[flow/run.sh]
#!/bin/bash
# the make line also repeats each setting of config.mk as NAME=value (left out here)
make -C /OpenROAD-flow-scripts/flow DESIGN_CONFIG=/design/flow/config.mk WORK_HOME=/design/flow/orfs CLKGATE_MAP_FILE= finish
[flow/config.mk]
export PLATFORM = sky130hd
export DESIGN_NAME = syntropy_core
export DESIGN_NICKNAME = syntropy_core
export VERILOG_FILES = /design/flow/design.v
export SDC_FILE = /design/flow/constraint.sdc
export NUM_CORES = 4
export LEC_CHECK = 0
export CAP_MARGIN = 20
export CORE_MARGIN = 2
export CORE_UTILIZATION = 71
export CTS_CLUSTER_DIAMETER = 233
export CTS_CLUSTER_SIZE = 44
export MAX_ROUTING_LAYER = met4
export SLEW_MARGIN = 20
[flow/constraint.sdc]
create_clock -name core_clock -period 10.5 [get_ports {clk}]
set_input_delay 2.1000 -clock core_clock [delete_from_list [all_inputs] [get_ports {clk}]]
set_output_delay 2.1000 -clock core_clock [all_outputs]
set_load 0.01 [all_outputs]
[flow/design.v]
`timescale 1ns / 1ps
module syntropy_core #(
    parameter DATA_WIDTH = 16,
    parameter ADDR_WIDTH = 8,
    parameter THRESHOLD_DEFAULT = 16'hE666,   
    parameter LEARNING_RATE = 16'h0019,      
    parameter MAX_ITERATIONS = 8'd10
)(
    input wire clk,
    input wire rst_n,
    input wire [DATA_WIDTH-1:0] voltage_drift,     
    input wire [DATA_WIDTH-1:0] packet_loss,       
    input wire [DATA_WIDTH-1:0] temp_variance,     
    input wire [DATA_WIDTH-1:0] phase_jitter,      
    input wire [DATA_WIDTH-1:0] threshold,         
    input wire enable_learning,                    
    input wire mesh_broadcast_en,                  
    output reg stable,                             
    output reg [DATA_WIDTH-1:0] flux_value,        
    output reg [DATA_WIDTH-1:0] correction_vector,  
    output reg [DATA_WIDTH-1:0] optimized_params,  
    output reg learning_active,                    
    output reg mesh_broadcast_req,                 
    input wire [DATA_WIDTH-1:0] mesh_flux_in,      
    input wire [DATA_WIDTH-1:0] mesh_correction_in,  
    input wire mesh_valid_in,                      
    output reg [DATA_WIDTH-1:0] mesh_flux_out,     
    output reg [DATA_WIDTH-1:0] mesh_correction_out,  
    output reg mesh_valid_out,                     
    output reg [7:0] iteration_count,              
    output reg [3:0] state,                        
    output reg error_flag                          
);
    localparam IDLE = 4'd0;
    localparam EVALUATE = 4'd1;
    localparam LEARN = 4'd2;
    localparam CORRECT = 4'd3;
    localparam BROADCAST = 4'd4;
    localparam ERROR = 4'd5;
    reg [DATA_WIDTH-1:0] flux_reg;
    reg [DATA_WIDTH-1:0] threshold_reg;
    reg [DATA_WIDTH-1:0] metrics [0:3];   
    reg [DATA_WIDTH-1:0] gradients [0:3];  
    reg [DATA_WIDTH-1:0] params [0:3];    
    reg [7:0] iter_count;
    reg [3:0] current_state;
    reg learning_en;
    reg mesh_en;
    wire [DATA_WIDTH-1:0] flux_calc;
    wire signed [22:0] gradient_calc [0:3];
    wire signed [31:0] scaled_step [0:3];
    wire [DATA_WIDTH-1:0] param_update [0:3];
    wire signed [17:0] flux_error;
    localparam signed [31:0] LEARNING_RATE_S = LEARNING_RATE;
    wire overflow_flag;
    assign flux_calc = 16'h0100 - (voltage_drift + packet_loss + 
                                   (temp_variance >> 8) + phase_jitter);
    assign flux_error = $signed({2'b00, threshold_reg}) - $signed({2'b00, flux_reg});
    assign gradient_calc[0] = -2 * flux_error;  
    assign gradient_calc[1] = -2 * flux_error;  
    assign gradient_calc[2] = (-2 * flux_error) >>> 8;  
    assign gradient_calc[3] = -2 * flux_error;  
    assign scaled_step[0] = (LEARNING_RATE_S * gradient_calc[0]) >>> 8;
    assign scaled_step[1] = (LEARNING_RATE_S * gradient_calc[1]) >>> 8;
    assign scaled_step[2] = (LEARNING_RATE_S * gradient_calc[2]) >>> 8;
    assign scaled_step[3] = (LEARNING_RATE_S * gradient_calc[3]) >>> 8;
    assign param_update[0] = params[0] - scaled_step[0][DATA_WIDTH-1:0];
    assign param_update[1] = params[1] - scaled_step[1][DATA_WIDTH-1:0];
    assign param_update[2] = params[2] - scaled_step[2][DATA_WIDTH-1:0];
    assign param_update[3] = params[3] - scaled_step[3][DATA_WIDTH-1:0];
    assign overflow_flag = (flux_calc[15] == 1'b1) || 
                          (param_update[0][15] == 1'b1) ||
                          (param_update[1][15] == 1'b1) ||
                          (param_update[2][15] == 1'b1) ||
                          (param_update[3][15] == 1'b1);
    always @(posedge clk or negedge rst_n) begin
        if (!rst_n) begin
            stable <= 1'b0;
            flux_value <= 16'h0000;
            correction_vector <= 16'h0000;
            optimized_params <= 16'h0000;
            learning_active <= 1'b0;
            mesh_broadcast_req <= 1'b0;
            mesh_flux_out <= 16'h0000;
            mesh_correction_out <= 16'h0000;
            mesh_valid_out <= 1'b0;
            iteration_count <= 8'd0;
            state <= IDLE;
            error_flag <= 1'b0;
            params[0] <= 16'h0000;  
            params[1] <= 16'h0000;  
            params[2] <= 16'h0000;  
            params[3] <= 16'h0000;  
            threshold_reg <= THRESHOLD_DEFAULT;
            flux_reg <= 16'h0000;
            current_state <= IDLE;
            learning_en <= 1'b0;
            mesh_en <= 1'b0;
            iter_count <= 8'd0;
        end else begin
            threshold_reg <= threshold;
            learning_en <= enable_learning;
            mesh_en <= mesh_broadcast_en;
            metrics[0] <= voltage_drift;
            metrics[1] <= packet_loss;
            metrics[2] <= temp_variance;
            metrics[3] <= phase_jitter;
            case (current_state)
                IDLE: begin
                    stable <= 1'b0;
                    learning_active <= 1'b0;
                    mesh_broadcast_req <= 1'b0;
                    mesh_valid_out <= 1'b0;
                    error_flag <= 1'b0;
                    iter_count <= 8'd0;
                    if (overflow_flag) begin
                        current_state <= ERROR;
                    end else begin
                        current_state <= EVALUATE;
                    end
                end
                EVALUATE: begin
                    flux_reg <= flux_calc;
                    flux_value <= flux_calc;
                    if (flux_calc >= threshold_reg) begin
                        stable <= 1'b1;
                        correction_vector <= 16'h0000;
                        current_state <= IDLE;
                    end else begin
                        stable <= 1'b0;
                        correction_vector <= threshold_reg - flux_calc;
                        if (learning_en) begin
                            current_state <= LEARN;
                        end else begin
                            current_state <= CORRECT;
                        end
                    end
                end
                LEARN: begin
                    learning_active <= 1'b1;
                    if (iter_count < MAX_ITERATIONS) begin
                        gradients[0] <= gradient_calc[0];
                        gradients[1] <= gradient_calc[1];
                        gradients[2] <= gradient_calc[2];
                        gradients[3] <= gradient_calc[3];
                        params[0] <= param_update[0];
                        params[1] <= param_update[1];
                        params[2] <= param_update[2];
                        params[3] <= param_update[3];
                        iter_count <= iter_count + 1;
                        iteration_count <= iter_count + 1;
                        flux_reg <= 16'h0100 - (param_update[0] + param_update[1] + 
                                               (param_update[2] >> 8) + param_update[3]);
                    end else begin
                        learning_active <= 1'b0;
                        optimized_params <= params[0] + params[1] + params[2] + params[3];
                        current_state <= CORRECT;
                    end
                end
                CORRECT: begin
                    if (mesh_en && mesh_valid_in) begin
                        correction_vector <= mesh_correction_in;
                    end
                    current_state <= BROADCAST;
                end
                BROADCAST: begin
                    mesh_flux_out <= flux_reg;
                    mesh_correction_out <= correction_vector;
                    mesh_valid_out <= 1'b1;
                    mesh_broadcast_req <= 1'b1;
                    current_state <= IDLE;
                end
                ERROR: begin
                    error_flag <= 1'b1;
                    stable <= 1'b0;
                    learning_active <= 1'b0;
                    mesh_broadcast_req <= 1'b0;
                    mesh_valid_out <= 1'b0;
                end
                default: begin
                    current_state <= IDLE;
                end
            endcase
            state <= current_state;
        end
    end
    always @(posedge clk) begin
        if (mesh_valid_in && mesh_en) begin
        end
    end
endmodule
==> results of run 1 <==
==> timing repair <==
action	4_1_cts
buffers inserted	57
pin swaps	102
resized	121
endpoints found under the setup margin	10
==> metrics by stage <==
step	util	std cells	hold WS, ns	setup WS (ns)
2_1_floorplan	-	2071	0.352	0.00431
3_3_place_gp	0.863	2784	0.457	-0.714
3_5_place_dp	0.863	2784	0.466	-1.37
4_1_cts	0.911	2852	0.502	-0.280
==> flow_metrics.py, run 1 <==
# Physical implementation metrics
metrics = {
    "synth": {
        "synthFlopType": "dfrtp_1",
        "ys_sh_adder": 0.278,
        "aoi_share": 0.158,
        "ys_warn_count": 4,
        "ys_seq_share": 0.268,
        "syn_inst": 2071,
        "top_cells_by_count": "ha_1 (262), inv_1 (237), nand2_1 (223)",
        "top_cell": "ha_1",
        "ys_area_um2": 19100,
        "floorplan.nets": 2551,
        "ys_cells": 2071,
        "synthSimpleGateAreaFrac": 0.136,
        "syn_area_per_cell_um2": 9.22,
        "logic_family": "adder cells",
        "xor_share": 0.0788,
        "top_area_cell": "dfrtp_1",
        "top_cells_by_area": "dfrtp_1 (26%), ha_1 (17%), fa_1 (11%)",
        "synth_top_area_share": 0.256,
        "mux_area_frac": 0.0240,
        "syn_area_um2": 19100,
        "async_flop_share": 1.00,
        "synth_flops": 204,
        "edf_count": 0,
        "ys_types": 89,
    },
    "status": {
        "outcome": "did not finish",
        "stop_stage": "5_1_grt",
    },
    "floorplanning": {
        "core_um2": 26700,
        "core_util_floorplan": 0.716,
        "num_rows": 60,
        "die_x_um": 168,
        "die-area_um2": 28200,
        "ios": 214,
        "die_y_um": 168,
    },
    "placement": {
        "place_area_um2": 23000,
        "portBuffers": 188,
        "gp_congestion": 0.969,
        "hpwl_um": 44300,
    },
    "clock_tree": {
        "cts_hold_buf": 0,
        "cts.path.max_buffers": 3,
        "cts_root_buf": "clkbuf_16",
        "cts_sinks": 204,
        "h-tree-depth": 1,
        "cts_buffers": 8,
    },
}
==> run 2: changes to the inputs <==
- CAP_MARGIN: 20 -> 10
- CELL_PAD_IN_SITES_DETAIL_PLACEMENT: default -> 1
- CORE_UTILIZATION: 71 -> 40
- CTS_CLUSTER_DIAMETER: 233 -> default
- CTS_CLUSTER_SIZE: 44 -> default
- GPL_TIMING_DRIVEN: default -> 0
- HOLD_SLACK_MARGIN: default -> -0.02
- MAX_ROUTING_LAYER: met4 -> default
- MIN_ROUTING_LAYER: default -> met1
- PLACE_DENSITY_LB_ADDON: default -> 0.25
- SETUP_SLACK_MARGIN: default -> 1.24
- SLEW_MARGIN: 20 -> 25
- clock period: 10.5 -> 7.63 ns (I/O delays scaled with it)
==> run 2 against run 1 <==
  * The layout now fails its checks (negative setup slack)
  * Area after synthesis stayed put
  * Synthesized cell count stayed put
  * Die size is 75% higher
==> flow_metrics.py, run 2 <==
# Metrics from the implementation run
metrics = {
    "floorplanning": {
        "ios": 214,
        "core_um2": 47400,
        "die_y_um": 222,
        "core_util_floorplan": 0.402,
        "die-area_um2": 49500,
        "num_rows": 80,
        "die_x_um": 222,
    },
    "synth": {
        "aoi_share": 0.158,
        "edf_count": 0,
        "mux_area_frac": 0.0240,
        "ys_types": 89,
        "synthSimpleGateAreaFrac": 0.136,
        "logic_family": "adder cells",
        "ys_area_um2": 19100,
        "xor_share": 0.0788,
        "top_cells_by_count": "ha_1 (262), inv_1 (237), nand2_1 (223)",
        "async_flop_share": 1.00,
        "ys_seq_share": 0.268,
        "top_area_cell": "dfrtp_1",
        "top_cells_by_area": "dfrtp_1 (26%), ha_1 (17%), fa_1 (11%)",
        "syn_inst": 2071,
        "ys_warn_count": 4,
        "synthFlopType": "dfrtp_1",
        "ys_cells": 2071,
        "syn_area_per_cell_um2": 9.22,
        "ys_sh_adder": 0.278,
        "syn_area_um2": 19100,
        "synth_flops": 204,
        "floorplan.nets": 2551,
        "synth_top_area_share": 0.256,
        "top_cell": "ha_1",
    },
    "routing": {
        "num_vias": 19000,
        "drtPass1Iterations": 5,
        "post_drt_wl_per_cell_um": 28.4,
        "vias_per_cell": 6.10,
        "drcViolationCount": 0,
        "first_iter_violations": 1449,
        "wirelength_um": 88400,
        "ant_nets": 0,
    },
    "final_timing": {
        "fin_skew_ns": 0.0217,
        "rsz0062_at_grt": "yes",
        "final_hold_viol_count": 0,
        "tightest_slew_ns": 1.16,
        "final_max_slew_viol_count": 0,
        "period_needed_ns": 11.73,
        "fin_crit_sh": 1.54,
        "max_freq_ghz": 0.0853,
        "worst_slack_ns": -4.10,
        "finalSetupViolCount": 27,
        "timing.slew.headroom": 0.218,
    },
    "critical_path": {
        "rr_endpoint": "flux_reg[15]",
        "r2r_start": "threshold_reg[6]",
        "critPathBufInv": 7,
        "crit_start": "threshold_reg[6]",
        "start_kind": "register",
        "r2r_cells": 47,
        "critPathKind": "reg -> reg",
        "path_delay_family": "adder cells",
        "cp.depth": 47,
        "required_ns": 8.07,
        "cp_max_fo": 7,
        "r2r_slack_ns": -4.10,
        "cp-endpoint": "flux_reg[15]",
        "critPathCaptureType": "register",
        "arrival_ns": 12.17,
        "crit_path_max_incr_delay_ns": 0.62,
        "path_common_cell": "ha_4",
        "slowest_stage": "o41ai_4",
    },
    "hold_path": {
        "whs_path_depth": 0,
        "hold_start": "current_state[0]",
        "whs_endpoint": "state[0]",
        "hp-class": "reg -> reg",
    },
    "clock_tree": {
        "cts.path.max_buffers": 3,
        "cts_sinks": 204,
        "cts_hold_buf": 0,
        "cts_buffers": 25,
        "clk_latency_ns": 0.57,
        "h-tree-depth": 1,
        "clkTransAtPathRegs_ns": 0.07,
        "cts_root_buf": "clkbuf_16",
        "cts_tree": "yes",
    },
    "global_route": {
        "grt_start_max_net_pins": 75,
        "antenna_found_initial": 1,
        "grt_use_total": 0.283,
        "gr-total-overflow": 0,
        "grt_pass1_wl_um": 110000,
        "first_global_vias": 19500,
    },
    "layout": {
        "syn2layout_area_growth_pct": 43.8,
        "fillers": 5099,
        "nNetsFinal": 2957,
        "final_util": 0.579,
    },
    "placement": {
        "dp_slack_ns": -4.20,
        "hpwl_um": 50400,
        "gp_congestion": 0.927,
        "portBuffers": 188,
    },
    "status": {
        "outcome": "failed layout checks",
        "violations": "negative setup slack",
    },
    "flow_run": {
        "maxCapViolCount": 0,
        "warnings": 55,
    },
}
run 2: final cells by class:
cell class                      instances  area [um2]  share of cell area
Inverter                              238         907              0.0330
Timing Repair Buffer                  379        3500               0.128
Multi-Input combinational cell       1579       16100               0.585
Antenna cell                            1        2.50           0.0000911
Buffer                                 50         268             0.00975
Clock buffer                           31         668              0.0243
Sequential cell                       204        5120               0.186
Clock inverter                         14         164             0.00597
Tap cell                              615         769              0.0280
run 2: timing repair:
action	in CTS	in global routing
pin swaps	189	150
cloned	1	0
setup endpoints to repair	83	83
hold endpoints to repair	0	0
resized	311	234
setup buffers	104	84
run 2: metal layers:
metal / wire (um) / up-vias / track usage
met5: 0 / - / 0
met4: 8170 / 0 / 0.132
met3: 6850 / 487 / 0.0524
met2: 43500 / 1029 / 0.519
met1: 29900 / 9577 / 0.316
li1: - / 7879 / -
run 2: per-stage QoR:
step | setup TNS (ns) | cell area [um2] | hold WS (ns) | std cells
after global placement | -806.20 | 22300 | 0.388 | 2874
after global routing | -54.09 | 27500 | 0.416 | 3110
final | -47.90 | 27500 | 0.398 | 3111
after CTS | -33.70 | 25600 | 0.398 | 3026
after detailed placement | -50.71 | 22400 | 0.378 | 2876
after floorplan | -22.27 | 19600 | 0.352 | 2071
==> run 3: changes to the inputs <==
- ABC_AREA: default -> 1
- CAP_MARGIN: 10 -> 20
- CELL_PAD_IN_SITES_DETAIL_PLACEMENT: 1 -> default
- CORE_UTILIZATION: 40 -> 70
- CTS_CLUSTER_DIAMETER: default -> 222
- CTS_CLUSTER_SIZE: default -> 37
- GPL_TIMING_DRIVEN: 0 -> default
- HOLD_SLACK_MARGIN: -0.02 -> 0.29
- MIN_ROUTING_LAYER: met1 -> default
- PLACE_DENSITY_LB_ADDON: 0.25 -> default
- SETUP_SLACK_MARGIN: 1.24 -> -0.55
- SLEW_MARGIN: 25 -> 20
- clock period: 7.63 -> 6.87 ns (I/O delays scaled with it)
==> run 3 against run 2 <==
  * The run now fails in 4_1_cts
  * Area after synthesis is 2.5% higher
  * Synthesized cell count is 19% higher
  * Die size is 41% lower
==> flow_metrics.py, run 3 <==
# Physical implementation metrics
metrics = {
    "synth": {
        "aoi_share": 0.123,
        "syn_inst": 2472,
        "logic_family": "adder cells",
        "ys_sh_adder": 0.271,
        "top_area_cell": "dfrtp_1",
        "ys_seq_share": 0.261,
        "top_cells_by_count": "nand2_1 (522), inv_1 (417), ha_1 (262)",
        "synth_top_area_share": 0.249,
        "top_cells_by_area": "dfrtp_1 (25%), ha_1 (17%), fa_1 (10%)",
        "synth_flops": 204,
        "edf_count": 0,
        "ys_types": 54,
        "xor_share": 0.0635,
        "floorplan.nets": 2952,
        "async_flop_share": 1.00,
        "synthFlopType": "dfrtp_1",
        "synthSimpleGateAreaFrac": 0.185,
        "ys_cells": 2472,
        "mux_area_frac": 0.00633,
        "syn_area_um2": 19600,
        "ys_area_um2": 19600,
        "ys_warn_count": 4,
        "top_cell": "nand2_1",
        "syn_area_per_cell_um2": 7.92,
    },
    "floorplanning": {
        "die_x_um": 171,
        "die_y_um": 171,
        "core_um2": 27600,
        "ios": 214,
        "num_rows": 61,
        "core_util_floorplan": 0.708,
        "die-area_um2": 29300,
    },
    "status": {
        "stop_stage": "4_1_cts",
        "firstError": "[ERROR DPL-0033] detailed placement checks failed during check placement.",
        "outcome": "did not finish",
    },
    "placement": {
        "hpwl_um": 54900,
        "gp_congestion": 0.989,
        "post-place-cells": 3451,
        "portBuffers": 188,
        "place_area_um2": 25400,
    },
}
==> run 3: stage by stage <==
| stage | setup slack (ns) | setup TNS, ns |
|---|---|---|
| after floorplan | -2.21 | -23.40 |
| after global placement | -2.73 | -35.09 |
| after detailed placement | -3.31 | -55.49 |
==> run 4: changes to the inputs <==
- ABC_AREA: 1 -> 0
- CORE_MARGIN: 2 -> 7
- CORE_UTILIZATION: 70 -> 57
- CTS_CLUSTER_DIAMETER: 222 -> 82
- CTS_CLUSTER_SIZE: 37 -> 98
- HOLD_SLACK_MARGIN: 0.29 -> 0.28
- PLACE_DENSITY: default -> 0.54
- SETUP_SLACK_MARGIN: -0.55 -> -0.42
- TNS_END_PERCENT: default -> 15
- clock period: 6.87 -> 13.0 ns (I/O delays scaled with it)
==> run 4 against run 3 <==
  * Synthesized cell count down 16%
  * The run now finishes clean
  * Area after synthesis down 2.4%
  * Die size up 32%
==> flow_metrics.py, run 4 <==
# Metrics from the implementation run
metrics = {
    "status": {
        "outcome": "finished clean",
    },
    "critical_path": {
        "cp_max_fo": 9,
        "r2r_start": "threshold_reg[1]",
        "critPathBufInv": 5,
        "r2r_cells": 50,
        "crit_path_max_incr_delay_ns": 0.60,
        "rr_endpoint": "flux_reg[14]",
        "slowest_stage": "dfstp_2",
        "arrival_ns": 13.09,
        "required_ns": 13.46,
        "critPathCaptureType": "register",
        "path_delay_family": "adder cells",
        "critPathKind": "reg -> reg",
        "cp-endpoint": "flux_reg[14]",
        "start_kind": "register",
        "cp.depth": 50,
        "crit_start": "threshold_reg[1]",
        "path_common_cell": "fa_1",
        "r2r_slack_ns": 0.36,
    },
    "clock_tree": {
        "clk_latency_ns": 0.53,
        "cts_hold_buf": 0,
        "cts_root_buf": "clkbuf_16",
        "h-tree-depth": 1,
        "cts_sinks": 204,
        "cts_buffers": 15,
        "cts_tree": "yes",
        "clkTransAtPathRegs_ns": 0.11,
        "cts.path.max_buffers": 3,
    },
    "synth": {
        "top_cell": "ha_1",
        "edf_count": 0,
        "ys_area_um2": 19100,
        "logic_family": "adder cells",
        "ys_warn_count": 4,
        "syn_area_um2": 19100,
        "synthFlopType": "dfrtp_1",
        "ys_sh_adder": 0.278,
        "ys_cells": 2071,
        "synth_top_area_share": 0.256,
        "top_cells_by_count": "ha_1 (262), inv_1 (237), nand2_1 (223)",
        "syn_area_per_cell_um2": 9.22,
        "floorplan.nets": 2551,
        "ys_types": 89,
        "async_flop_share": 1.00,
        "mux_area_frac": 0.0240,
        "synth_flops": 204,
        "syn_inst": 2071,
        "top_area_cell": "dfrtp_1",
        "aoi_share": 0.158,
        "top_cells_by_area": "dfrtp_1 (26%), ha_1 (17%), fa_1 (11%)",
        "xor_share": 0.0788,
        "ys_seq_share": 0.268,
        "synthSimpleGateAreaFrac": 0.136,
    },
    "routing": {
        "vias_per_cell": 5.62,
        "ant_nets": 0,
        "post_drt_wl_per_cell_um": 18.1,
        "antenna_cells": 0,
        "drcViolationCount": 0,
        "first_iter_violations": 946,
        "wirelength_um": 48600,
        "num_vias": 15100,
        "drtPass1Iterations": 5,
    },
    "layout": {
        "fillers": 2753,
        "syn2layout_area_growth_pct": 15.0,
        "flop_area_um2": 5120,
        "final_util": 0.670,
        "design_area_um2": 22000,
        "nNetsFinal": 2713,
        "comb_area_um2": 12900,
    },
    "final_timing": {
        "fin_skew_ns": 0.0617,
        "finalSetupViolCount": 0,
        "hold_slack_ns": 0.478,
        "final_max_slew_viol_count": 0,
        "tightest_slew_ns": 1.02,
        "timing.slew.headroom": 0.321,
        "worst_slack_ns": 0.363,
        "fin_crit_sh": 0.972,
        "max_freq_ghz": 0.0791,
        "final_hold_viol_count": 0,
        "period_needed_ns": 12.64,
    },
    "hold_path": {
        "whs_path_depth": 2,
        "hp-class": "reg -> reg",
        "whs_endpoint": "optimized_params[5]",
        "hold_start": "optimized_params[5]",
    },
    "global_route": {
        "gr-total-overflow": 0,
        "grt_start_max_net_pins": 97,
        "grt_pass1_wl_um": 77600,
        "grt_use_total": 0.247,
        "antenna_found_initial": 2,
        "first_global_vias": 14500,
    },
    "flow_run": {
        "maxCapViolCount": 0,
        "warnings": 54,
    },
    "placement": {
        "hpwl_um": 39800,
        "dp_slack_ns": 0.427,
        "place_area_um2": 21400,
        "gp_congestion": 0.871,
        "portBuffers": 188,
    },
    "floorplanning": {
        "die_x_um": 197,
        "ios": 214,
        "num_rows": 66,
        "core_util_floorplan": 0.582,
        "die_y_um": 197,
        "die-area_um2": 38800,
        "core_um2": 32800,
    },
}
run 4: repair_timing:
item / in CTS / in global routing
setup buffers: 0 / 0
resized: 0 / 1
setup endpoints to repair: 0 / 2
run 4: per-layer routing:
layer	GRT usage	vias up	share of wire
met5	0	-	0.00027
met4	0.0499	2	0.020
met3	0.0317	52	0.058
met2	0.390	357	0.45
met1	0.363	7237	0.47
li1	-	7431	-
run 4: area by class of cell:
class | count | share of cell area
Multi-Input combinational cell | 1579 | 0.587
Sequential cell | 204 | 0.233
Timing Repair Buffer | 195 | 0.0882
Inverter | 238 | 0.0410
Tap cell | 442 | 0.0252
Clock buffer | 16 | 0.0173
Clock inverter | 10 | 0.00855
run 4: per-stage QoR:
step / instances / setup TNS (ns)
final: 2684 / 0
after CTS: 2684 / 0
after floorplan: 2071 / 0
after global placement: 2658 / 0
after detailed placement: 2658 / 0
after global routing: 2684 / -0.789
==> run 5: changes to the inputs <==
- ABC_AREA: 0 -> 1
- CORE_ASPECT_RATIO: default -> 0.7
- CORE_MARGIN: 7 -> 2
- CORE_UTILIZATION: 57 -> 72
- CTS_CLUSTER_DIAMETER: 82 -> 397
- CTS_CLUSTER_SIZE: 98 -> 96
- HOLD_SLACK_MARGIN: 0.28 -> default
- PLACE_DENSITY: 0.54 -> default
- PLACE_DENSITY_LB_ADDON: default -> 0.0
- SETUP_SLACK_MARGIN: -0.42 -> -0.18
- TNS_END_PERCENT: 15 -> 10
- clock period: 13.0 -> 7.27 ns (I/O delays scaled with it)
==> run 5 against run 4 <==
  * The run now fails in 4_1_cts
  * Synthesized cell count up 19%
  * Die size down 26%
  * Area after synthesis up 2.5%
==> flow_metrics.py, run 5 <==
# Physical implementation metrics
metrics = {
    "placement": {
        "portBuffers": 188,
        "place_area_um2": 24900,
        "gp_congestion": 1.04,
        "dp_slack_ns": -3.13,
        "hpwl_um": 60100,
    },
    "floorplanning": {
        "core_um2": 26700,
        "die_y_um": 142,
        "ios": 214,
        "die-area_um2": 28500,
        "die_x_um": 201,
        "num_rows": 50,
        "core_util_floorplan": 0.733,
    },
    "synth": {
        "ys_sh_adder": 0.271,
        "mux_area_frac": 0.00633,
        "ys_types": 54,
        "top_cells_by_count": "nand2_1 (522), inv_1 (417), ha_1 (262)",
        "ys_seq_share": 0.261,
        "syn_area_um2": 19600,
        "synth_flops": 204,
        "synthFlopType": "dfrtp_1",
        "ys_warn_count": 4,
        "syn_area_per_cell_um2": 7.92,
        "ys_cells": 2472,
        "edf_count": 0,
        "synthSimpleGateAreaFrac": 0.185,
        "synth_top_area_share": 0.249,
        "top_cells_by_area": "dfrtp_1 (25%), ha_1 (17%), fa_1 (10%)",
        "aoi_share": 0.123,
        "async_flop_share": 1.00,
        "top_area_cell": "dfrtp_1",
        "ys_area_um2": 19600,
        "xor_share": 0.0635,
        "logic_family": "adder cells",
        "top_cell": "nand2_1",
        "syn_inst": 2472,
        "floorplan.nets": 2952,
    },
    "status": {
        "firstError": "[ERROR DPL-0038] Utilization greater than 100%, impossible to legalize",
        "outcome": "did not finish",
        "stop_stage": "4_1_cts",
    },
}
-- run 5: per-stage QoR --
step / std cells / hold slack [ns] / TNS [ns] / util
after floorplan: 2472 / 0.414 / -18.08 / -
after global placement: 3391 / 0.446 / -24.26 / 0.933
after detailed placement: 3392 / 0.461 / -37.81 / 0.934
==> run 6: changes to the inputs <==
- CAP_MARGIN: 20 -> 15
- CELL_PAD_IN_SITES_GLOBAL_PLACEMENT: default -> 0
- CORE_ASPECT_RATIO: 0.7 -> 0.61
- CORE_MARGIN: 2 -> 5
- CORE_UTILIZATION: 72 -> 33
- CTS_CLUSTER_DIAMETER: 397 -> default
- CTS_CLUSTER_SIZE: 96 -> default
- GPL_TIMING_DRIVEN: default -> 0
- PLACE_DENSITY_LB_ADDON: 0.0 -> 0.07
- SETUP_SLACK_MARGIN: -0.18 -> default
- SLEW_MARGIN: 20 -> 15
- clock period: 7.27 -> 7.47 ns (I/O delays scaled with it)
==> run 6 against run 5 <==
  * Die size rose by 130%
  * Area after synthesis unchanged
  * Synthesized cell count unchanged
  * Now fails the layout checks on negative setup slack
==> flow_metrics.py, run 6 <==
# Metrics from the implementation run
metrics = {
    "critical_path": {
        "cp_max_fo": 5,
        "critPathKind": "reg -> reg",
        "cp-endpoint": "flux_reg[15]",
        "crit_start": "threshold_reg[1]",
        "start_kind": "register",
        "r2r_cells": 54,
        "path_common_cell": "nand2_1",
        "required_ns": 7.89,
        "r2r_slack_ns": -2.35,
        "r2r_start": "threshold_reg[1]",
        "cp.depth": 54,
        "crit_path_max_incr_delay_ns": 0.60,
        "slowest_stage": "dfstp_2",
        "rr_endpoint": "flux_reg[15]",
        "critPathBufInv": 13,
        "arrival_ns": 10.24,
        "path_delay_family": "adder cells",
        "critPathCaptureType": "register",
    },
    "synth": {
        "ys_seq_share": 0.261,
        "syn_inst": 2472,
        "edf_count": 0,
        "synthFlopType": "dfrtp_1",
        "synth_flops": 204,
        "top_area_cell": "dfrtp_1",
        "synth_top_area_share": 0.249,
        "floorplan.nets": 2952,
        "logic_family": "adder cells",
        "mux_area_frac": 0.00633,
        "ys_warn_count": 4,
        "xor_share": 0.0635,
        "synthSimpleGateAreaFrac": 0.185,
        "ys_area_um2": 19600,
        "top_cell": "nand2_1",
        "async_flop_share": 1.00,
        "ys_types": 54,
        "top_cells_by_count": "nand2_1 (522), inv_1 (417), ha_1 (262)",
        "syn_area_per_cell_um2": 7.92,
        "ys_cells": 2472,
        "ys_sh_adder": 0.271,
        "aoi_share": 0.123,
        "syn_area_um2": 19600,
        "top_cells_by_area": "dfrtp_1 (25%), ha_1 (17%), fa_1 (10%)",
    },
    "clock_tree": {
        "cts_sinks": 204,
        "cts_buffers": 24,
        "cts_hold_buf": 0,
        "h-tree-depth": 1,
        "clk_latency_ns": 0.55,
        "cts.path.max_buffers": 3,
        "cts_tree": "yes",
        "cts_root_buf": "clkbuf_16",
        "clkTransAtPathRegs_ns": 0.06,
    },
    "layout": {
        "design_area_um2": 25800,
        "final_util": 0.441,
        "syn2layout_area_growth_pct": 31.6,
        "instances_no_fill": 3569,
        "nNetsFinal": 3251,
    },
    "final_timing": {
        "finalSetupViolCount": 16,
        "finalSetupTns_ns": -24.69,
        "final_max_slew_viol_count": 0,
        "fin_crit_sh": 1.31,
        "hold_slack_ns": 0.463,
        "max_freq_ghz": 0.102,
        "rsz0062_at_grt": "yes",
        "worst_slack_ns": -2.35,
        "fin_skew_ns": 0.0210,
        "timing.slew.headroom": 0.274,
        "period_needed_ns": 9.82,
        "tightest_slew_ns": 1.08,
        "final_hold_viol_count": 0,
    },
    "floorplanning": {
        "ios": 214,
        "die_x_um": 322,
        "die-area_um2": 64400,
        "die_y_um": 200,
        "core_um2": 58400,
        "num_rows": 69,
        "core_util_floorplan": 0.335,
    },
    "routing": {
        "post_drt_wl_per_cell_um": 19.2,
        "drtPass1Iterations": 5,
        "drcViolationCount": 0,
        "ant_nets": 0,
        "vias_per_cell": 4.92,
        "wirelength_um": 68500,
        "antenna_cells": 0,
        "first_iter_violations": 1126,
        "num_vias": 17600,
    },
    "global_route": {
        "antenna_found_initial": 0,
        "first_global_vias": 17300,
        "grt_pass1_wl_um": 104000,
        "gr-total-overflow": 0,
        "grt_use_total": 0.209,
        "grt_start_max_net_pins": 96,
    },
    "flow_run": {
        "warnings": 55,
        "maxCapViolCount": 0,
    },
    "hold_path": {
        "whs_endpoint": "iteration_count[4]",
        "whs_path_depth": 2,
        "hp-class": "reg -> reg",
        "hold_start": "iteration_count[4]",
    },
    "status": {
        "outcome": "failed layout checks",
        "violations": "negative setup slack",
    },
    "placement": {
        "post-place-cells": 3444,
        "gp_congestion": 0.880,
        "hpwl_um": 57000,
        "dp_slack_ns": -3.32,
        "portBuffers": 188,
        "place_area_um2": 22600,
    },
}
-- run 6: routing by layer --
layer / vias up / wire, um / track usage
li1: 8581 / - / -
met1: 8456 / 36500 / 0.341
met2: 464 / 25500 / 0.275
met3: 54 / 5540 / 0.0565
met4: 0 / 908 / 0.0248
met5: - / 0 / 0
-- run 6: repair_timing --
item                                    in CTS  in global routing
cloned                                       0                  0
pin swaps                                  127                 48
endpoints found under the setup margin      32                 39
resized                                    226                105
buffers inserted                            67                 17
-- run 6: final cells by class --
class / instances / area, um2
Fill cell: 5761 / 32700
Multi-Input combinational cell: 1806 / 14400
Sequential cell: 204 / 5120
Timing Repair Buffer: 273 / 2610
Inverter: 422 / 1600
Tap cell: 781 / 977
Clock buffer: 31 / 657
Buffer: 40 / 185
Clock inverter: 12 / 176
==> run 7: changes to the inputs <==
- CAP_MARGIN: 15 -> 20
- CELL_PAD_IN_SITES_GLOBAL_PLACEMENT: 0 -> default
- CORE_ASPECT_RATIO: 0.61 -> default
- CORE_MARGIN: 5 -> 2
- CORE_UTILIZATION: 33 -> 69
- CTS_CLUSTER_DIAMETER: default -> 275
- CTS_CLUSTER_SIZE: default -> 99
- GPL_TIMING_DRIVEN: 0 -> default
- PLACE_DENSITY: default -> 0.35
- PLACE_DENSITY_LB_ADDON: 0.07 -> default
- SLEW_MARGIN: 15 -> 20
- clock period: 7.47 -> 6.88 ns (I/O delays scaled with it)
==> run 7 against run 6 <==
  * The run now fails in 5_1_grt
  * Synthesized cell count stayed put
  * Die size down 54%
  * Area after synthesis unchanged
==> flow_metrics.py, run 7 <==
# Physical implementation metrics
metrics = {
    "synth": {
        "synthSimpleGateAreaFrac": 0.185,
        "ys_area_um2": 19600,
        "ys_cells": 2472,
        "top_cells_by_count": "nand2_1 (522), inv_1 (417), ha_1 (262)",
        "top_cell": "nand2_1",
        "edf_count": 0,
        "synthFlopType": "dfrtp_1",
        "syn_area_um2": 19600,
        "synth_top_area_share": 0.249,
        "synth_flops": 204,
        "async_flop_share": 1.00,
        "top_area_cell": "dfrtp_1",
        "xor_share": 0.0635,
        "floorplan.nets": 2952,
        "ys_warn_count": 4,
        "ys_sh_adder": 0.271,
        "mux_area_frac": 0.00633,
        "ys_seq_share": 0.261,
        "ys_types": 54,
        "syn_area_per_cell_um2": 7.92,
        "top_cells_by_area": "dfrtp_1 (25%), ha_1 (17%), fa_1 (10%)",
        "aoi_share": 0.123,
        "logic_family": "adder cells",
        "syn_inst": 2472,
    },
    "clock_tree": {
        "cts_hold_buf": 0,
        "cts_root_buf": "clkbuf_16",
        "h-tree-depth": 1,
        "cts_sinks": 204,
        "cts_buffers": 6,
        "cts.path.max_buffers": 3,
    },
    "status": {
        "stop_stage": "5_1_grt",
        "firstError": "[ERROR GRT-0116] Global routing finished with congestion. Check the congestion regions in the DRC Viewer.",
        "outcome": "did not finish",
    },
    "placement": {
        "hpwl_um": 53500,
        "portBuffers": 188,
        "place_area_um2": 25200,
        "dp_slack_ns": -3.09,
        "gp_congestion": 1.00,
    },
    "floorplanning": {
        "die_x_um": 172,
        "core_um2": 27900,
        "die-area_um2": 29700,
        "num_rows": 61,
        "ios": 214,
        "core_util_floorplan": 0.702,
        "die_y_um": 172,
    },
    "global_route": {
        "grt_use_total": 0.773,
        "gr-total-overflow": 18,
    },
}
-- run 7: timing repair --
item                       in CTS
resized                       178
setup endpoints to repair      33
hold endpoints to repair        0
pin swaps                      91
buffers inserted               32
-- run 7: metrics by stage --
step	instances
floorplan	2472
global placement	3433
detailed placement	3433
CTS	3473
-- run 7: per-layer routing --
| layer | global-route usage | overflow |
|---|---|---|
| met1 | 0.747 | 0 |
| met2 | 0.906 | 5 |
| met5 | 0.473 | 0 |
| met3 | 0.688 | 2 |
| met4 | 0.759 | 11 |
==> run 8: changes to the inputs <==
- ABC_AREA: 1 -> default
- CORE_UTILIZATION: 69 -> 59
- CTS_CLUSTER_DIAMETER: 275 -> default
- CTS_CLUSTER_SIZE: 99 -> default
- PLACE_DENSITY: 0.35 -> default
- TNS_END_PERCENT: 10 -> default
- clock period: 6.88 -> 6.89 ns (I/O delays scaled with it)
==> run 8 against run 7 <==
  * Now fails the layout checks on negative setup slack
  * Synthesized cell count shrank 16%
  * Die size grew 14%
  * Area after synthesis shrank 2.4%
==> flow_metrics.py, run 8 <==
# Metrics from the implementation run
metrics = {
    "flow_run": {
        "maxCapViolCount": 0,
        "warnings": 59,
    },
    "critical_path": {
        "required_ns": 7.32,
        "arrival_ns": 11.39,
        "cp_max_fo": 5,
        "r2r_slack_ns": -4.07,
        "path_common_cell": "ha_4",
        "crit_path_max_incr_delay_ns": 0.55,
        "critPathCaptureType": "register",
        "start_kind": "register",
        "critPathBufInv": 1,
        "crit_start": "threshold_reg[6]",
        "slowest_stage": "dfstp_2",
        "r2r_cells": 45,
        "rr_endpoint": "flux_reg[15]",
        "cp-endpoint": "flux_reg[15]",
        "r2r_start": "threshold_reg[6]",
        "path_delay_family": "AND-OR/OR-AND gates",
        "cp.depth": 45,
        "critPathKind": "reg -> reg",
    },
    "synth": {
        "synthFlopType": "dfrtp_1",
        "synth_top_area_share": 0.256,
        "syn_area_per_cell_um2": 9.22,
        "syn_inst": 2071,
        "synth_flops": 204,
        "ys_sh_adder": 0.278,
        "ys_warn_count": 4,
        "floorplan.nets": 2551,
        "aoi_share": 0.158,
        "async_flop_share": 1.00,
        "syn_area_um2": 19100,
        "ys_seq_share": 0.268,
        "top_cells_by_count": "ha_1 (262), inv_1 (237), nand2_1 (223)",
        "top_cell": "ha_1",
        "logic_family": "adder cells",
        "ys_cells": 2071,
        "synthSimpleGateAreaFrac": 0.136,
        "ys_types": 89,
        "top_area_cell": "dfrtp_1",
        "top_cells_by_area": "dfrtp_1 (26%), ha_1 (17%), fa_1 (11%)",
        "edf_count": 0,
        "ys_area_um2": 19100,
        "xor_share": 0.0788,
        "mux_area_frac": 0.0240,
    },
    "floorplanning": {
        "core_util_floorplan": 0.602,
        "core_um2": 31700,
        "die_y_um": 184,
        "die_x_um": 184,
        "num_rows": 65,
        "die-area_um2": 33800,
        "ios": 214,
    },
    "final_timing": {
        "fin_crit_sh": 1.59,
        "tightest_slew_ns": 1.08,
        "finalSetupViolCount": 42,
        "final_max_slew_viol_count": 0,
        "rsz0062_at_grt": "yes",
        "worst_slack_ns": -4.07,
        "timing.slew.headroom": 0.275,
        "max_freq_ghz": 0.0912,
        "fin_skew_ns": 0.0192,
        "final_hold_viol_count": 0,
        "period_needed_ns": 10.96,
    },
    "layout": {
        "fillers": 1429,
        "nNetsFinal": 3216,
        "syn2layout_area_growth_pct": 48.8,
        "final_util": 0.896,
        "instances_no_fill": 3155,
    },
    "status": {
        "violations": "negative setup slack",
        "outcome": "failed layout checks",
    },
    "placement": {
        "portBuffers": 188,
        "dp_slack_ns": -3.57,
        "gp_congestion": 0.994,
        "post-place-cells": 3013,
        "hpwl_um": 44000,
    },
    "clock_tree": {
        "cts_tree": "yes",
        "clkTransAtPathRegs_ns": 0.06,
        "cts_root_buf": "clkbuf_16",
        "h-tree-depth": 1,
        "cts_hold_buf": 0,
        "cts.path.max_buffers": 3,
        "clk_latency_ns": 0.55,
        "cts_sinks": 204,
        "cts_buffers": 24,
    },
    "global_route": {
        "grt_pass1_wl_um": 95200,
        "grt_start_max_net_pins": 171,
        "grt_use_total": 0.354,
        "antenna_found_initial": 0,
        "gr-total-overflow": 0,
        "first_global_vias": 18900,
    },
    "routing": {
        "antenna_cells": 0,
        "drcViolationCount": 0,
        "num_vias": 19200,
        "wirelength_um": 70000,
        "post_drt_wl_per_cell_um": 22.2,
        "vias_per_cell": 6.08,
        "wl_met1_um": 25500,
        "ant_nets": 0,
        "highest_layer": "met4",
        "drtPass1Iterations": 5,
        "routed-wl-met3_um": 5180,
        "first_iter_violations": 1665,
        "wl_met2_um": 35100,
    },
    "hold_path": {
        "whs_endpoint": "optimized_params[3]",
        "whs_path_depth": 2,
        "hp-class": "reg -> reg",
        "hold_start": "optimized_params[3]",
    },
}
==> run 8: cell type report <==
cell class / instances / area [um2] / share of cell area
tap: 402 / 503 / 0.0177
clock buffer: 35 / 672 / 0.0237
clock inverter: 8 / 130 / 0.00458
inverter: 238 / 903 / 0.0318
multi-input combinational: 1579 / 15200 / 0.537
timing repair buffer: 689 / 5840 / 0.205
sequential: 204 / 5120 / 0.180
==> run 8: timing repair <==
item / CTS / global route
pin swaps: 127 / 100
buffers inserted: 66 / 43
endpoints found under the setup margin: 41 / 65
gates resized: 227 / 194
cloned: 0 / 0
==> run 8: per-stage QoR <==
step	area (um2)	hold slack [ns]	setup TNS (ns)
6_report	28400	0.479	-59.44
5_1_grt	28400	0.509	-69.46
4_1_cts	27100	0.482	-42.59
3_5_place_dp	24700	0.466	-59.55
3_3_place_gp	24700	0.459	-50.17
2_1_floorplan	19500	0.352	-33.72
==> run 8: metal layers <==
| metal | GRT usage | vias up |
|---|---|---|
| met5 | 0 | - |
| met4 | 0.134 | 0 |
| met3 | 0.0505 | 343 |
| met2 | 0.635 | 989 |
| met1 | 0.431 | 9437 |
| li1 | - | 8414 |
==> run 9: changes to the inputs <==
- ABC_AREA: default -> 0
- CAP_MARGIN: 20 -> 15
- CELL_PAD_IN_SITES_GLOBAL_PLACEMENT: default -> 1
- CORE_ASPECT_RATIO: default -> 1.38
- CORE_MARGIN: 2 -> 5
- CORE_UTILIZATION: 59 -> 33
- CTS_CLUSTER_DIAMETER: default -> 36
- GPL_ROUTABILITY_DRIVEN: default -> 1
- GPL_TIMING_DRIVEN: default -> 0
- HOLD_SLACK_MARGIN: default -> -0.03
- MIN_ROUTING_LAYER: default -> met1
- PLACE_DENSITY_LB_ADDON: default -> 0.07
- SETUP_SLACK_MARGIN: default -> 0.55
- SLEW_MARGIN: 20 -> 15
- TNS_END_PERCENT: default -> 10
- clock period: 6.89 -> 7.47 ns (I/O delays scaled with it)
==> run 9 against run 8 <==
  * Still fails the layout checks on negative setup slack
  * Via count is 17% lower
  * Synthesized cell count stayed put
  * Critical path type unchanged
  * Global-route usage fell by 16 points
  * Clock skew rose by 0.016 ns
  * Critical path depth rose by 6
==> flow_metrics.py, run 9 <==
# Metrics from the implementation run
metrics = {
    "synth": {
        "edf_count": 0,
        "top_cell": "ha_1",
        "aoi_share": 0.158,
        "synth_top_area_share": 0.256,
        "syn_area_um2": 19100,
        "mux_area_frac": 0.0240,
        "syn_area_per_cell_um2": 9.22,
        "top_cells_by_area": "dfrtp_1 (26%), ha_1 (17%), fa_1 (11%)",
        "ys_seq_share": 0.268,
        "synth_flops": 204,
        "synthFlopType": "dfrtp_1",
        "synthSimpleGateAreaFrac": 0.136,
        "logic_family": "adder cells",
        "floorplan.nets": 2551,
        "top_area_cell": "dfrtp_1",
        "ys_types": 89,
        "async_flop_share": 1.00,
        "ys_area_um2": 19100,
        "xor_share": 0.0788,
        "ys_cells": 2071,
        "syn_inst": 2071,
        "top_cells_by_count": "ha_1 (262), inv_1 (237), nand2_1 (223)",
        "ys_warn_count": 4,
        "ys_sh_adder": 0.278,
    },
    "clock_tree": {
        "cts.path.max_buffers": 3,
        "cts_sinks": 204,
        "cts_root_buf": "clkbuf_16",
        "cts_tree": "yes",
        "clkTransAtPathRegs_ns": 0.05,
        "h-tree-depth": 2,
        "clk_latency_ns": 0.58,
        "cts_buffers": 47,
    },
    "final_timing": {
        "rsz0062_at_grt": "yes",
        "tightest_slew_ns": 0.947,
        "fin_skew_ns": 0.0347,
        "final_hold_viol_count": 0,
        "max_freq_ghz": 0.0943,
        "finalSetupViolCount": 23,
        "fin_crit_sh": 1.42,
        "period_needed_ns": 10.61,
        "timing.slew.headroom": 0.364,
        "final_max_slew_viol_count": 0,
        "worst_slack_ns": -3.14,
    },
    "global_route": {
        "grt_start_max_net_pins": 87,
        "antenna_found_initial": 5,
        "gr-usage-met3": 0.0448,
        "grt_pass1_wl_um": 97600,
        "grt_use_total": 0.198,
        "met1_usage": 0.212,
        "gr-total-overflow": 0,
        "first_global_vias": 17200,
        "gr-usage-met2": 0.378,
        "grt_busiest_layer": "met2",
    },
    "floorplanning": {
        "die-area_um2": 62800,
        "die_y_um": 293,
        "die_x_um": 215,
        "num_rows": 103,
        "ios": 214,
        "core_um2": 57300,
        "core_util_floorplan": 0.333,
    },
    "critical_path": {
        "slowest_stage": "dfstp_2",
        "start_kind": "register",
        "arrival_ns": 11.05,
        "rr_endpoint": "flux_reg[15]",
        "critPathBufInv": 6,
        "critPathCaptureType": "register",
        "r2r_start": "threshold_reg[1]",
        "cp_max_fo": 6,
        "path_common_cell": "a21oi_2",
        "crit_path_max_incr_delay_ns": 0.60,
        "r2r_cells": 51,
        "critPathKind": "reg -> reg",
        "cp.depth": 51,
        "required_ns": 7.91,
        "cp-endpoint": "flux_reg[15]",
        "path_delay_family": "adder cells",
        "crit_start": "threshold_reg[1]",
        "r2r_slack_ns": -3.14,
    },
    "hold_path": {
        "hp-class": "reg -> reg",
        "whs_endpoint": "state[2]",
        "whs_path_depth": 0,
        "hold_start": "current_state[2]",
    },
    "flow_run": {
        "warnings": 55,
        "maxCapViolCount": 0,
    },
    "status": {
        "violations": "negative setup slack",
        "outcome": "failed layout checks",
    },
    "routing": {
        "drtPass1Iterations": 5,
        "wirelength_um": 62600,
        "ant_nets": 0,
        "first_iter_violations": 587,
        "num_vias": 15800,
        "post_drt_wl_per_cell_um": 19.6,
        "vias_per_cell": 4.96,
        "drcViolationCount": 0,
    },
    "placement": {
        "dp_slack_ns": -4.09,
        "gp_congestion": 0.847,
        "hpwl_um": 51300,
        "portBuffers": 188,
    },
    "layout": {
        "syn2layout_area_growth_pct": 37.4,
        "final_util": 0.457,
        "nNetsFinal": 2894,
    },
}
[run 9: through the flow]
step,instance area [um2],cells,hold WS [ns],setup TNS (ns)
6_report,26200,3189,0.374,-38.21
2_1_floorplan,19500,2071,0.352,-25.27
4_1_cts,25600,3162,0.379,-37.21
5_1_grt,26200,3187,0.397,-48.06
3_3_place_gp,22300,2994,0.379,-1009.57
3_5_place_dp,22300,2996,0.369,-78.45
[run 9: final cells by class]
cell class / count / area (um2)
antenna: 2 / 5.00
multi-input combinational: 1579 / 14600
buffer: 50 / 264
inverter: 238 / 903
sequential: 204 / 5120
clock buffer: 56 / 1250
clock inverter: 31 / 453
tap: 735 / 920
fill: 5459 / 31100
timing repair buffer: 294 / 2770
[run 9: what timing repair did]
action	4_1_cts	5_1_grt
hold buffers	0	0
buffers inserted	79	25
gates resized	187	86
endpoints found under the setup margin	82	72
pin swaps	124	58
[run 9: metal layers]
layer | up-vias | wire (um)
met3 | 104 | 3030
met1 | 7632 | 23600
met2 | 293 | 33200
met5 | - | 27
met4 | 4 | 2700
li1 | 7798 | -
==> run 10: changes to the inputs <==
- ABC_AREA: 0 -> 1
- CTS_CLUSTER_DIAMETER: 36 -> default
- GPL_ROUTABILITY_DRIVEN: 1 -> 0
- MIN_ROUTING_LAYER: met1 -> default
- SETUP_SLACK_MARGIN: 0.55 -> 0.97
==> run 10 against run 9 <==
  * Still fails the layout checks on negative setup slack
  * Clock skew hardly changed
  * Worst hold slack improved by 0.095 ns
  * Fmax rose by 8.6%
  * Routed wire length rose by 7.6%
  * Via count is 9.4% higher
  * Critical path depth rose by 10
  * Area after synthesis rose by 2.5%
==> flow_metrics.py, run 10 <==
# Metrics from the implementation run
metrics = {
    "status": {
        "outcome": "failed layout checks",
        "violations": "negative setup slack",
    },
    "synth": {
        "top_area_cell": "dfrtp_1",
        "ys_sh_adder": 0.271,
        "ys_warn_count": 4,
        "floorplan.nets": 2952,
        "ys_cells": 2472,
        "aoi_share": 0.123,
        "syn_inst": 2472,
        "syn_area_per_cell_um2": 7.92,
        "synth_top_area_share": 0.249,
        "top_cells_by_count": "nand2_1 (522), inv_1 (417), ha_1 (262)",
        "ys_seq_share": 0.261,
        "async_flop_share": 1.00,
        "synth_flops": 204,
        "ys_area_um2": 19600,
        "edf_count": 0,
        "ys_types": 54,
        "top_cells_by_area": "dfrtp_1 (25%), ha_1 (17%), fa_1 (10%)",
        "synthFlopType": "dfrtp_1",
        "synthSimpleGateAreaFrac": 0.185,
        "logic_family": "adder cells",
        "xor_share": 0.0635,
        "mux_area_frac": 0.00633,
        "top_cell": "nand2_1",
        "syn_area_um2": 19600,
    },
    "hold_path": {
        "hold_start": "iteration_count[4]",
        "whs_endpoint": "iteration_count[4]",
        "whs_path_depth": 2,
        "hp-class": "reg -> reg",
    },
    "final_timing": {
        "max_freq_ghz": 0.102,
        "worst_slack_ns": -2.30,
        "tightest_slew_ns": 0.937,
        "rsz0062_at_grt": "yes",
        "final_max_slew_viol_count": 0,
        "fin_skew_ns": 0.0346,
        "period_needed_ns": 9.77,
        "finalSetupViolCount": 16,
        "fin_crit_sh": 1.31,
        "timing.slew.headroom": 0.373,
        "final_hold_viol_count": 0,
    },
    "global_route": {
        "grt_use_total": 0.207,
        "gr-total-overflow": 0,
        "grt_pass1_wl_um": 103000,
        "grt_start_max_net_pins": 93,
        "first_global_vias": 18300,
        "antenna_found_initial": 0,
    },
    "critical_path": {
        "start_kind": "register",
        "rr_endpoint": "flux_reg[14]",
        "cp-endpoint": "flux_reg[14]",
        "r2r_start": "threshold_reg[2]",
        "cp.depth": 61,
        "r2r_cells": 61,
        "path_common_cell": "nand2_2",
        "arrival_ns": 10.20,
        "critPathBufInv": 6,
        "crit_start": "threshold_reg[2]",
        "crit_path_max_incr_delay_ns": 0.59,
        "cp_max_fo": 7,
        "critPathKind": "reg -> reg",
        "slowest_stage": "dfstp_2",
        "path_delay_family": "simple AND/OR/NAND/NOR gates",
        "critPathCaptureType": "register",
        "required_ns": 7.91,
        "r2r_slack_ns": -2.30,
    },
    "floorplanning": {
        "die_x_um": 217,
        "die-area_um2": 64300,
        "num_rows": 105,
        "core_util_floorplan": 0.331,
        "core_um2": 59100,
        "ios": 214,
        "die_y_um": 296,
    },
    "clock_tree": {
        "h-tree-depth": 1,
        "cts_tree": "yes",
        "cts.path.max_buffers": 3,
        "cts_buffers": 25,
        "clk_latency_ns": 0.57,
        "clkTransAtPathRegs_ns": 0.06,
        "cts_root_buf": "clkbuf_16",
        "cts_sinks": 204,
        "cts_hold_buf": 0,
    },
    "placement": {
        "hpwl_um": 55800,
        "portBuffers": 188,
        "post-place-cells": 3411,
    },
    "routing": {
        "drcViolationCount": 0,
        "wirelength_um": 67300,
        "antenna_cells": 0,
        "post_drt_wl_per_cell_um": 19.0,
        "num_vias": 17300,
        "ant_nets": 0,
        "vias_per_cell": 4.89,
        "drtPass1Iterations": 7,
        "first_iter_violations": 659,
    },
    "layout": {
        "final_util": 0.442,
        "instances_no_fill": 3539,
        "syn2layout_area_growth_pct": 33.6,
        "fillers": 6013,
        "nNetsFinal": 3251,
    },
    "flow_run": {
        "warnings": 55,
        "maxCapViolCount": 0,
    },
}
[run 10: cell type report]
| cell class | count | area [um2] | share of cell area |
|---|---|---|---|
| Inverter | 422 | 1600 | 0.0612 |
| Tap cell | 749 | 937 | 0.0358 |
| Sequential cell | 204 | 5120 | 0.196 |
| Multi-Input combinational cell | 1806 | 14800 | 0.567 |
| Clock inverter | 14 | 181 | 0.00694 |
| Buffer | 40 | 188 | 0.00718 |
| Clock buffer | 32 | 672 | 0.0257 |
| Timing Repair Buffer | 272 | 2630 | 0.100 |
[run 10: stage by stage]
step | TNS, ns | setup slack (ns) | hold WS (ns) | instance area (um2)
floorplan | -15.12 | -1.63 | 0.414 | 19700
global placement | -934.11 | -4.55 | 0.449 | 22500
detailed placement | -44.22 | -3.53 | 0.456 | 22600
CTS | -25.77 | -2.41 | 0.471 | 25200
global route | -31.79 | -2.88 | 0.489 | 26200
finish | -24.00 | -2.30 | 0.468 | 26200
[run 10: per-layer routing]
layer	vias to the layer above	global-route usage	wire length, um	part of all wire
met1	8314	0.216	24600	0.37
met5	-	0	0	0
li1	8580	-	-	-
met2	300	0.412	37200	0.55
met3	123	0.0235	2050	0.030
met4	0	0.0913	3470	0.052
[run 10: repair_timing]
item / in CTS / in global routing
setup buffers: 50 / 32
gates resized: 286 / 146
hold endpoints to repair: 0 / 0
pin swaps: 137 / 72
setup endpoints to repair: 75 / 73
==> run 11: changes to the inputs <==
- ABC_AREA: 1 -> default
- CELL_PAD_IN_SITES_DETAIL_PLACEMENT: default -> 1
- CELL_PAD_IN_SITES_GLOBAL_PLACEMENT: 1 -> default
- CORE_ASPECT_RATIO: 1.38 -> 0.92
- CORE_MARGIN: 5 -> 7
- CORE_UTILIZATION: 33 -> 59
- GPL_ROUTABILITY_DRIVEN: 0 -> default
- GPL_TIMING_DRIVEN: 0 -> default
- HOLD_SLACK_MARGIN: -0.03 -> default
- PLACE_DENSITY_LB_ADDON: 0.07 -> 0.17
- SETUP_SLACK_MARGIN: 0.97 -> 1.38
- SLEW_MARGIN: 15 -> 20
- TNS_END_PERCENT: 10 -> 60
- clock period: 7.47 -> 12.3 ns (I/O delays scaled with it)
==> run 11 against run 10 <==
  * The flow now stops in 4_1_cts
  * Synthesized cell count shrank 16%
  * Area after synthesis shrank 2.4%
  * Die size shrank 42%
==> flow_metrics.py, run 11 <==
# Physical implementation metrics
metrics = {
    "status": {
        "outcome": "did not finish",
        "stop_stage": "4_1_cts",
        "firstError": "[ERROR DPL-0033] detailed placement checks failed during check placement.",
    },
    "synth": {
        "synthFlopType": "dfrtp_1",
        "synthSimpleGateAreaFrac": 0.136,
        "syn_area_um2": 19100,
        "edf_count": 0,
        "top_area_cell": "dfrtp_1",
        "ys_warn_count": 4,
        "ys_types": 89,
        "ys_cells": 2071,
        "top_cell": "ha_1",
        "ys_area_um2": 19100,
        "async_flop_share": 1.00,
        "top_cells_by_count": "ha_1 (262), inv_1 (237), nand2_1 (223)",
        "aoi_share": 0.158,
        "mux_area_frac": 0.0240,
        "top_cells_by_area": "dfrtp_1 (26%), ha_1 (17%), fa_1 (11%)",
        "synth_top_area_share": 0.256,
        "syn_inst": 2071,
        "xor_share": 0.0788,
        "logic_family": "adder cells",
        "ys_sh_adder": 0.278,
        "synth_flops": 204,
        "floorplan.nets": 2551,
        "syn_area_per_cell_um2": 9.22,
        "ys_seq_share": 0.268,
    },
    "placement": {
        "hpwl_um": 58700,
        "portBuffers": 188,
        "gp_congestion": 0.969,
    },
    "floorplanning": {
        "ios": 214,
        "die-area_um2": 37600,
        "core_util_floorplan": 0.597,
        "die_x_um": 202,
        "die_y_um": 187,
        "num_rows": 63,
        "core_um2": 32000,
    },
}
[run 11: stage by stage]
step	setup WS [ns]	hold slack, ns	cells	setup TNS, ns	area [um2]
2_1_floorplan	1.48	0.352	2071	0	19100
3_3_place_gp	0.660	0.460	2651	0	21500
3_5_place_dp	-0.571	0.471	2651	-1.05	21500
==> run 12: changes to the inputs <==
- CAP_MARGIN: 15 -> 0
- CELL_PAD_IN_SITES_DETAIL_PLACEMENT: 1 -> default
- CORE_ASPECT_RATIO: 0.92 -> default
- CORE_MARGIN: 7 -> 2
- CORE_UTILIZATION: 59 -> 67
- MAX_ROUTING_LAYER: default -> met4
- PLACE_DENSITY_LB_ADDON: 0.17 -> default
- SETUP_SLACK_MARGIN: 1.38 -> default
- TNS_END_PERCENT: 60 -> 5
- clock period: 12.3 -> 10.1 ns (I/O delays scaled with it)
==> run 12 against run 11 <==
  * The layout now fails its checks (negative setup slack)
  * Synthesized cell count stayed put
  * Area after synthesis stayed put
  * Die size is 21% lower
==> flow_metrics.py, run 12 <==
# Metrics from the implementation run
metrics = {
    "status": {
        "outcome": "failed layout checks",
        "violations": "negative setup slack",
    },
    "placement": {
        "post-place-cells": 2807,
        "gp_congestion": 0.929,
        "portBuffers": 188,
        "hpwl_um": 41800,
    },
    "synth": {
        "syn_area_per_cell_um2": 9.22,
        "aoi_share": 0.158,
        "edf_count": 0,
        "ys_warn_count": 4,
        "logic_family": "adder cells",
        "top_area_cell": "dfrtp_1",
        "ys_cells": 2071,
        "ys_sh_adder": 0.278,
        "async_flop_share": 1.00,
        "syn_area_um2": 19100,
        "floorplan.nets": 2551,
        "xor_share": 0.0788,
        "ys_types": 89,
        "ys_seq_share": 0.268,
        "ys_area_um2": 19100,
        "top_cells_by_count": "ha_1 (262), inv_1 (237), nand2_1 (223)",
        "mux_area_frac": 0.0240,
        "synthSimpleGateAreaFrac": 0.136,
        "synth_flops": 204,
        "top_cells_by_area": "dfrtp_1 (26%), ha_1 (17%), fa_1 (11%)",
        "syn_inst": 2071,
        "synthFlopType": "dfrtp_1",
        "top_cell": "ha_1",
        "synth_top_area_share": 0.256,
    },
    "routing": {
        "drcViolationCount": 0,
        "post_drt_wl_per_cell_um": 20.7,
        "routed-wl-met3_um": 4710,
        "wl_met1_um": 22500,
        "vias_per_cell": 6.10,
        "wirelength_um": 59800,
        "num_vias": 17600,
        "highest_layer": "met4",
        "ant_nets": 0,
        "drtPass1Iterations": 7,
        "wl_met2_um": 29300,
        "first_iter_violations": 1569,
    },
    "critical_path": {
        "slowest_stage": "fa_2",
        "arrival_ns": 11.28,
        "critPathKind": "reg -> reg",
        "critPathCaptureType": "register",
        "cp.depth": 47,
        "start_kind": "register",
        "rr_endpoint": "flux_reg[15]",
        "path_delay_family": "adder cells",
        "cp_max_fo": 4,
        "r2r_slack_ns": -0.79,
        "cp-endpoint": "flux_reg[15]",
        "r2r_cells": 47,
        "critPathBufInv": 2,
        "crit_path_max_incr_delay_ns": 0.59,
        "path_common_cell": "fa_2",
        "r2r_start": "threshold_reg[1]",
        "crit_start": "threshold_reg[1]",
        "required_ns": 10.49,
    },
    "final_timing": {
        "timing.slew.headroom": 0.294,
        "max_freq_ghz": 0.0918,
        "hold_slack_ns": 0.473,
        "fin_skew_ns": 0.0121,
        "finalSetupViolCount": 6,
        "fin_crit_sh": 1.08,
        "period_needed_ns": 10.89,
        "worst_slack_ns": -0.791,
        "final_max_slew_viol_count": 0,
        "final_hold_viol_count": 0,
        "tightest_slew_ns": 1.06,
        "rsz0062_at_grt": "yes",
    },
    "layout": {
        "instances_no_fill": 2885,
        "final_util": 0.895,
        "syn2layout_area_growth_pct": 30.9,
        "flop_area_um2": 5120,
        "fillers": 1313,
        "comb_area_um2": 13800,
        "nNetsFinal": 2969,
    },
    "clock_tree": {
        "cts_tree": "yes",
        "cts_sinks": 204,
        "h-tree-depth": 1,
        "cts_root_buf": "clkbuf_16",
        "clkTransAtPathRegs_ns": 0.06,
        "cts.path.max_buffers": 3,
        "clk_latency_ns": 0.52,
        "cts_buffers": 23,
    },
    "hold_path": {
        "whs_path_depth": 2,
        "hp-class": "reg -> reg",
        "whs_endpoint": "optimized_params[13]",
        "hold_start": "optimized_params[13]",
    },
    "flow_run": {
        "warnings": 60,
        "maxCapViolCount": 0,
    },
    "global_route": {
        "grt_pass1_wl_um": 93600,
        "first_global_vias": 18300,
        "grt_start_max_net_pins": 122,
        "antenna_found_initial": 1,
        "gr-total-overflow": 0,
        "grt_use_total": 0.401,
    },
    "floorplanning": {
        "core_um2": 27900,
        "die-area_um2": 29900,
        "num_rows": 61,
        "die_x_um": 173,
        "die_y_um": 173,
        "ios": 214,
        "core_util_floorplan": 0.684,
    },
}
run 12: layer usage:
layer  GRT usage  vias up
met1       0.475     8588
met4       0.192        0
met3      0.0677      258
met2       0.668      814
li1            -     7942
met5           -        -
run 12: layout make-up:
class | instances | share of cell area
inverter | 238 | 0.0360
sequential | 204 | 0.205
tap | 378 | 0.0189
antenna | 2 | 0.000200
multi-input combinational | 1579 | 0.553
clock buffer | 30 | 0.0265
timing repair buffer | 443 | 0.153
clock inverter | 11 | 0.00781
run 12: through the flow:
step | instance area (um2) | setup WS [ns] | setup TNS [ns]
2_1_floorplan | 19400 | -0.00209 | -0.00209
6_report | 25000 | -0.791 | -2.94
3_3_place_gp | 23200 | -0.526 | -1.64
5_1_grt | 25000 | -1.10 | -5.98
3_5_place_dp | 23200 | -0.649 | -2.32
4_1_cts | 24800 | -0.310 | -0.986
run 12: timing repair:
action,in CTS,in global routing
endpoints found under the setup margin,6,10
endpoints found under the hold margin,0,0
gates resized,81,37
buffers inserted,35,1
hold buffers,0,0
pin swaps,96,19
